==> flow/design.v (excerpt) <==
module miniRV (
    input   wire                clk,
    input   wire                rst,
    input   wire[31:0]      inst_i,
    input   wire[31:0]      mem_rdata_i,
    output  wire[13:0]   inst_addr_o,
    output  wire[15:0]          mem_addr_o,
    output  wire                mem_wen_o,
    output  wire[31:0]      mem_wdata_o,
    output          debug_wb_have_inst,    
    output [31:0]   debug_wb_pc,           
    output          debug_wb_ena,          
    output [4:0]    debug_wb_reg,          
    output [31:0]   debug_wb_value         
);
Size: ~5,300 cells after synthesis, roughly 1,400 flip-flops, ~0.075 mm^2 of cells after synthesis.
clock: 7.73 ns
lec_check: 0
cap_margin: 30
cell_pad_in_sites_detail_placement: 0
core_aspect_ratio: 0.88
core_margin: 3
core_utilization: 43
cts_cluster_size: 89
gpl_routability_driven: 1
min_routing_layer: met1
slew_margin: 20
tns_end_percent: 80
run.sh (not shown) runs the stock make flow with config.mk's settings and CLKGATE_MAP_FILE=.
The baseline went through all stages and came out clean.
==> next run, changes <==
==> flow/config.mk (replaced) <==
export PLATFORM = sky130hd
export DESIGN_NAME = miniRV
export DESIGN_NICKNAME = miniRV
export VERILOG_FILES = /design/flow/design.v
export SDC_FILE = /design/flow/constraint.sdc
export NUM_CORES = 4
export LEC_CHECK = 0
export CAP_MARGIN = 20
export CORE_MARGIN = 2
export CORE_UTILIZATION = 58
export SLEW_MARGIN = 20
==> flow/constraint.sdc (replaced) <==
create_clock -name core_clock -period 6.19 [get_ports {clk}]
set_input_delay 1.2380 -clock core_clock [delete_from_list [all_inputs] [get_ports {clk}]]
set_output_delay 1.2380 -clock core_clock [all_outputs]
set_load 0.01 [all_outputs]
What happened: The changed run reached the layout checks and failed them: setup timing; power goes up by 26%; global-route usage goes up by 13 points; hold slack is better by 0.0053 ns.
==> next run, changes <==
--- a/flow/config.mk
+++ b/flow/config.mk
@@ -9,3 +9,5 @@
 export CORE_MARGIN = 2
-export CORE_UTILIZATION = 58
+export CORE_UTILIZATION = 65
+export CTS_CLUSTER_SIZE = 55
 export SLEW_MARGIN = 20
+export TNS_END_PERCENT = 5
This time the run ended with an error in global routing (ODB-0269).
Die area drops by 11%.
Synthesized area does not change.
Synthesized cell count stays the same.
==> next run, changes <==
--- a/flow/config.mk
+++ b/flow/config.mk
@@ -9,4 +9,4 @@
 export CORE_MARGIN = 2
-export CORE_UTILIZATION = 65
-export CTS_CLUSTER_SIZE = 55
+export CORE_UTILIZATION = 57
+export CTS_CLUSTER_SIZE = 24
 export SLEW_MARGIN = 20
==> flow/constraint.sdc (replaced) <==
create_clock -name core_clock -period 5.03 [get_ports {clk}]
set_input_delay 1.0060 -clock core_clock [delete_from_list [all_inputs] [get_ports {clk}]]
set_output_delay 1.0060 -clock core_clock [all_outputs]
set_load 0.01 [all_outputs]
Now the flow reached the layout checks and failed them: setup timing.
Die size increases by 14%.
Synthesized cell count stays the same.
Synthesized area does not change.

Starting RTL as in the previous note.
make LEC_CHECK=0 CAP_MARGIN=20 CORE_MARGIN=2 CORE_UTILIZATION=63 CTS_CLUSTER_DIAMETER=345 CTS_CLUSTER_SIZE=17 SLEW_MARGIN=20 finish   # period 6.29 ns
The starting point produced a layout that fails on setup timing.
Edit:
Settings changed: CORE_UTILIZATION 63 to 40, CTS_CLUSTER_DIAMETER 345 to not set, CTS_CLUSTER_SIZE 17 to not set, SETUP_SLACK_MARGIN set to 1.76.
Clock period 6.29 ns to 8.95 ns, I/O delays scaled along.
Outcome: The new run passed the timing, design-rule and antenna checks; combinational power drops by 39%; synthesized cell count is unchanged; fmax drops by 1.2%.

xenon:
miniRV again, from the RTL that the note above started with.
## miniRV
module miniRV (
    input   wire                clk,
    input   wire                rst,
    input   wire[31:0]      inst_i,
    input   wire[31:0]      mem_rdata_i,
    output  wire[13:0]   inst_addr_o,
    output  wire[15:0]          mem_addr_o,
    output  wire                mem_wen_o,
    output  wire[31:0]      mem_wdata_o,
    output          debug_wb_have_inst,    
    output [31:0]   debug_wb_pc,           
    output          debug_wb_ena,          
    output [4:0]    debug_wb_reg,          
    output [31:0]   debug_wb_value         
);
make LEC_CHECK=0 CAP_MARGIN=20 CORE_MARGIN=2 CORE_UTILIZATION=72 CTS_CLUSTER_DIAMETER=397 PLACE_DENSITY=0.66 SETUP_SLACK_MARGIN=-0.37 SLEW_MARGIN=20 finish   # period 6.36 ns
The flow ended early for xenon: it failed with a tool error in global routing (5_1_grt).
For juniper, these inputs were changed with respect to xenon:
Settings: CTS_CLUSTER_DIAMETER removed (was 397); PLACE_DENSITY removed (was 0.66); SETUP_SLACK_MARGIN removed (was -0.37); CORE_UTILIZATION changed from 72 to 40; the clock period (ns, I/O delays scaled along) changed from 6.36 to 12.2.
Findings:
Looking at the reports, juniper completed the entire flow and the layout it produced met the timing, design-rule and antenna checks.
Looking at cell total after placement, juniper sits about 4% higher than xenon does.
Compared with xenon, juniper shows a lower final weighted congestion of routability-driven global placement.
Re placed wire-length estimate: juniper is 15% down on xenon.
Compared with xenon, juniper shows a higher number of clock buffers inserted by TritonCTS.
In juniper the effective utilization at floorplan turned out 32 points lower than in xenon.
Between xenon and juniper, number of gates resized after CTS decreased.
In terms of quantity of hold-fixing buffers added after cts, xenon and juniper differ only marginally.
Diff xenon..juniper | number of enable-type register cells in the synthesized netlist | unchanged
What juniper reported for die area has to be multiplied by 0.56 to get the figure for xenon.
For yarrow, these inputs were changed with respect to juniper:
Settings: putting SETUP_SLACK_MARGIN at 0.21 where nothing was set; putting CTS_CLUSTER_SIZE at 44 where nothing was set; swapping 40 for 72 in CORE_UTILIZATION; swapping 12.2 for 6.18 in the clock period (ns, I/O delays scaled along).
==> comparison <==
yarrow did not finish; the tool stopped in global routing (5_1_grt) with error GRT-0116. Taking juniper as the reference, in yarrow core utilization before placement grew by 32 points; die width dropped 25%; cell area after placement grew by 6.9%; die extent in y decreased by 25% relative to the old numbers; die footprint dropped about 44%.
Inputs modified between yarrow and harbor:
Settings: CTS_CLUSTER_SIZE: 44 -> unset; CORE_UTILIZATION: 72 -> 40; SETUP_SLACK_MARGIN: 0.21 -> unset; the clock period (ns, I/O delays scaled along): 6.18 -> 9.5.
--- outcome ---
harbor has completed all stages; timing, DRC and antenna checks passed. | TritonCTS buffer count | harbor vs yarrow | about 9% higher |. In harbor relative to yarrow, total instance count after detailed placement had gone up by a few percent. Compared with yarrow, harbor shows core utilization at floorplan lower by 32 points. Netlist area before placement came out exactly the same in yarrow and harbor. | width of the die | harbor vs yarrow | about 34% higher |. harbor ended up with a higher number of core rows than yarrow did. Relative to yarrow, the number of gates resized after cts of harbor is lower by 62. harbor vs yarrow: die outline area up in harbor.
No activity file was given, so power comes from the tool's default toggle rates.
